==> run B <==
==> flow/design.v (excerpt) <==
module top(
    input logic clk,
    input logic rst,
    output logic    RGB_G,
    output logic    RGB_R,
    output logic    RGB_B
);
Settings: LEC_CHECK=0, ABC_AREA=1, CAP_MARGIN=20, CELL_PAD_IN_SITES_GLOBAL_PLACEMENT=1, CORE_ASPECT_RATIO=1.8, CORE_MARGIN=2, CORE_UTILIZATION=51, CTS_CLUSTER_DIAMETER=170, GPL_ROUTABILITY_DRIVEN=0, MAX_ROUTING_LAYER=met4, PLACE_DENSITY_LB_ADDON=0.22, SETUP_SLACK_MARGIN=1.25, SLEW_MARGIN=0; clock period 5.95 ns.
run.sh (not shown) runs the stock make flow with config.mk's settings and CLKGATE_MAP_FILE=.
==> run E (differences from run B) <==
- ABC_AREA: 1 -> 0
- CELL_PAD_IN_SITES_GLOBAL_PLACEMENT: 1 -> not set
- CORE_ASPECT_RATIO: 1.8 -> not set
- CORE_UTILIZATION: 51 -> 28
- CTS_CLUSTER_DIAMETER: 170 -> not set
- GPL_ROUTABILITY_DRIVEN: 0 -> not set
- HOLD_SLACK_MARGIN: not set -> 0.27
- PLACE_DENSITY_LB_ADDON: 0.22 -> not set
- SETUP_SLACK_MARGIN: 1.25 -> not set
- SLEW_MARGIN: 0 -> 20
==> flow/constraint.sdc (replaced) <==
create_clock -name core_clock -period 10.0 [get_ports {clk}]
set_input_delay 2.0000 -clock core_clock [delete_from_list [all_inputs] [get_ports {clk}]]
set_output_delay 2.0000 -clock core_clock [all_outputs]
set_load 0.01 [all_outputs]
==> impl_metrics.toml <==
# generated from flow reports
[power_and_ir_drop]
p_seq_uw = 3860
p_seq_share_pct = 47.9
switching_share_pct = 23.3

[run_status]
status = "no timing/DRC/antenna violations"

[cts]
numCtsBuffers = 59

[layout]
mi_logic_area_sq_um = 30400

[grt]
met1_usage_pct = 23.9

[route]
drt_first_pass_iters = 5

[critical_path]
cp.arrival_ns = 4.90
That was run B.
==> impl_metrics.toml <==
# generated from flow reports
[run_status]
status = "no timing/DRC/antenna violations"

[cts]
numCtsBuffers = 71

[critical_path]
cp.arrival_ns = 5.46

[power_and_ir_drop]
p_seq_uw = 2300
switching_share_pct = 22.9

[layout]
mi_logic_area_sq_um = 26100

[grt]
met1_usage_pct = 14.1
That was run E.

---

==> inputs of amber <==
==> flow/design.v <==
module pwm #(
    parameter step = 10000
)(
    input logic clk, 
    input logic rst,
    input integer duty_cycle,  
    output logic pwm_out
);
    integer pwm_on;
    localparam integer scalar = step/100;
    int pwm_count;
    logic switch;
    always_ff @(posedge clk) begin
        if (rst) begin
            pwm_on <= 0;
            pwm_count <= 0;
            switch <= 0;
        end
        else begin
        pwm_on <= duty_cycle*scalar;
        if (duty_cycle >= 99 || duty_cycle <= 1) begin
            if (duty_cycle >= 99) begin
                switch <= 0;
            end
            if (duty_cycle <= 1) begin
                switch <= 1;
            end
        end
        else begin
            if (pwm_count > pwm_on - 1) begin
                switch <= 1;
                if (pwm_count > step - 1) begin
                    pwm_count <= 0;
                    switch <= 0;
                end
                else begin
                    pwm_count <= pwm_count + 1;
                end
            end
            else begin
                pwm_count <= pwm_count + 1;
            end
        end
        end
    end
    assign pwm_out = (switch) ? 1'b1 : 1'b0;
endmodule
module ramp #(
    parameter step = 2000000,  
    parameter [0:6] steps = 7'b0011100,  
    parameter int n_steps = $bits(steps)
)(
    input logic clk,
    input logic rst,
    output int pwm_value
);
    integer stage;  
    integer count;  
    integer pwm_count;  
    localparam integer substep = step / 100;
    function automatic integer rate(input integer i);
        integer next;
        integer current;
        begin
            if (i < n_steps - 1) next = steps[i + 1] ? 100 : 0;
            else next = steps[0] ? 100 : 0;
            current = steps[i] ? 100 : 0;
            rate = (next - current) / 100;
        end
    endfunction
    integer stage_rate;
    always_comb begin
        stage_rate = 0;
        for (int i = 0; i < n_steps; i++)
            if (stage == i) stage_rate = rate(i);
    end
    always_ff @(posedge clk) begin
        if (rst) begin
            stage <= 0;
            count <= 0;
            pwm_count <= 0;
            if (steps[0]) pwm_value <= 100;
            else pwm_value <= 0;
        end
        else begin
        pwm_count <= pwm_count + 1;
        if (pwm_count == substep - 1) begin
            pwm_value <= pwm_value + stage_rate;
            pwm_count <= 0;
        end
        count <= count + 1;  
        if (count == step) begin
            count <= 0;  
            if (stage < n_steps - 1) begin
                stage <= stage + 1;
            end 
            else begin
                stage <= 0;
                if (steps[0]) pwm_value <= 100;
                else pwm_value <= 0;
            end
        end
        end
    end
endmodule
module top(
    input logic clk,
    input logic rst,
    output logic    RGB_G,
    output logic    RGB_R,
    output logic    RGB_B
);
    logic red_out;
    integer red;
    logic green_out;
    integer green;
    logic blue_out;
    integer blue;
    ramp #(
        .steps (7'b1100011)
    )
    u1 (
        .clk (clk),
        .rst (rst),
        .pwm_value (red)
    );
    ramp #(
        .steps (7'b0111000)
    )
    u2 (
            .clk (clk),
            .rst (rst),
            .pwm_value (green)
        );
    ramp #(
        .steps (7'b0001110)
    )
    u3 (
        .clk (clk),
        .rst (rst),
        .pwm_value (blue)
    );
    pwm u4 (
        .clk (clk),
        .rst (rst),
        .duty_cycle (red),
        .pwm_out (red_out)
    );
    assign RGB_R = red_out;
    pwm u5 (
        .clk (clk),
        .rst (rst),
        .duty_cycle (green),
        .pwm_out (green_out)
    );
    assign RGB_G = green_out;
    pwm u6 (
        .clk (clk),
        .rst (rst),
        .duty_cycle (blue),
        .pwm_out (blue_out)
    );
    assign RGB_B = blue_out;
endmodule
==> flow/run.sh <==
#!/bin/bash
# the make line also repeats each setting of config.mk as NAME=value (left out here)
make -C /OpenROAD-flow-scripts/flow DESIGN_CONFIG=/design/flow/config.mk WORK_HOME=/design/flow/orfs CLKGATE_MAP_FILE= finish
==> flow/config.mk <==
export PLATFORM = sky130hd
export DESIGN_NAME = top
export DESIGN_NICKNAME = top
export VERILOG_FILES = /design/flow/design.v
export SDC_FILE = /design/flow/constraint.sdc
export NUM_CORES = 4
export LEC_CHECK = 0
export ABC_AREA = 0
export CAP_MARGIN = 5
export CELL_PAD_IN_SITES_DETAIL_PLACEMENT = 1
export CELL_PAD_IN_SITES_GLOBAL_PLACEMENT = 2
export CORE_MARGIN = 2
export CORE_UTILIZATION = 53
export CTS_CLUSTER_DIAMETER = 187
export HOLD_SLACK_MARGIN = 0.13
export MAX_ROUTING_LAYER = met4
export PLACE_DENSITY_LB_ADDON = 0.17
export SLEW_MARGIN = 10
==> flow/constraint.sdc <==
create_clock -name core_clock -period 10.0 [get_ports {clk}]
set_input_delay 2.0000 -clock core_clock [delete_from_list [all_inputs] [get_ports {clk}]]
set_output_delay 2.0000 -clock core_clock [all_outputs]
set_load 0.01 [all_outputs]
==> inputs of garnet, as changes to amber <==
- ABC_AREA: 0 -> 1
- CORE_MARGIN: 2 -> 7
- GPL_TIMING_DRIVEN: not set -> 0
- TNS_END_PERCENT: not set -> 70
==> flow/constraint.sdc (replaced) <==
create_clock -name core_clock -period 3.76 [get_ports {clk}]
set_input_delay 0.7520 -clock core_clock [delete_from_list [all_inputs] [get_ports {clk}]]
set_output_delay 0.7520 -clock core_clock [all_outputs]
set_load 0.01 [all_outputs]
==> inputs of harbor, as changes to amber <==
- CAP_MARGIN: 5 -> 20
- CELL_PAD_IN_SITES_DETAIL_PLACEMENT: 1 -> not set
- CELL_PAD_IN_SITES_GLOBAL_PLACEMENT: 2 -> not set
- CORE_UTILIZATION: 53 -> 72
- CTS_CLUSTER_DIAMETER: 187 -> 209
- HOLD_SLACK_MARGIN: 0.13 -> not set
- MAX_ROUTING_LAYER: met4 -> not set
- PLACE_DENSITY: not set -> 0.79
- PLACE_DENSITY_LB_ADDON: 0.17 -> not set
- SETUP_SLACK_MARGIN: not set -> -0.03
- SLEW_MARGIN: 10 -> 20
- TNS_END_PERCENT: not set -> 5
==> flow/constraint.sdc (replaced) <==
create_clock -name core_clock -period 3.56 [get_ports {clk}]
set_input_delay 0.7120 -clock core_clock [delete_from_list [all_inputs] [get_ports {clk}]]
set_output_delay 0.7120 -clock core_clock [all_outputs]
set_load 0.01 [all_outputs]
==> results <==
amber completed without violations. harbor finished with negative setup slack left. garnet aborted during global placement without I/O on FLW-0024. Flip-flop count is the same in harbor and amber. Clock-buffer cell count: harbor is lower than amber (6). Between harbor and amber, the lower fmax is in amber (gap 15%, measured against amber). Of amber and harbor, harbor has the higher sequential power (gap 64%, measured against harbor). Against harbor, the critical path depth of amber is lower by 2.
==> figures <==
quantity	harbor	garnet	amber
Top-Level Pins	5	-	5
Total CTS buffers	66	-	68
Average routed wire per standard cell	15.41 um	-	16.03 um
Outcome	finished with violations	stopped before the end	complete, no violations
Stage where the flow stopped	-	global placement without I/O	-
Reasons for failing layout checks	negative setup slack	-	-
Max Root-Sink Buffers	3	-	3
Critical path fanouts, max	23	-	30
WHS Path Cells	1	-	1
Simple Share, Synth	22.12%	31.51%	22.12%
Number of levels in the clock H-tree	3	-	3
Clock distribution area overhead in the final layout	4.966%	-	5.566%
Capturing element type of the critical path	flip-flop	-	flip-flop
Power figures rest on the tool's default switching activity, not on a simulated workload.
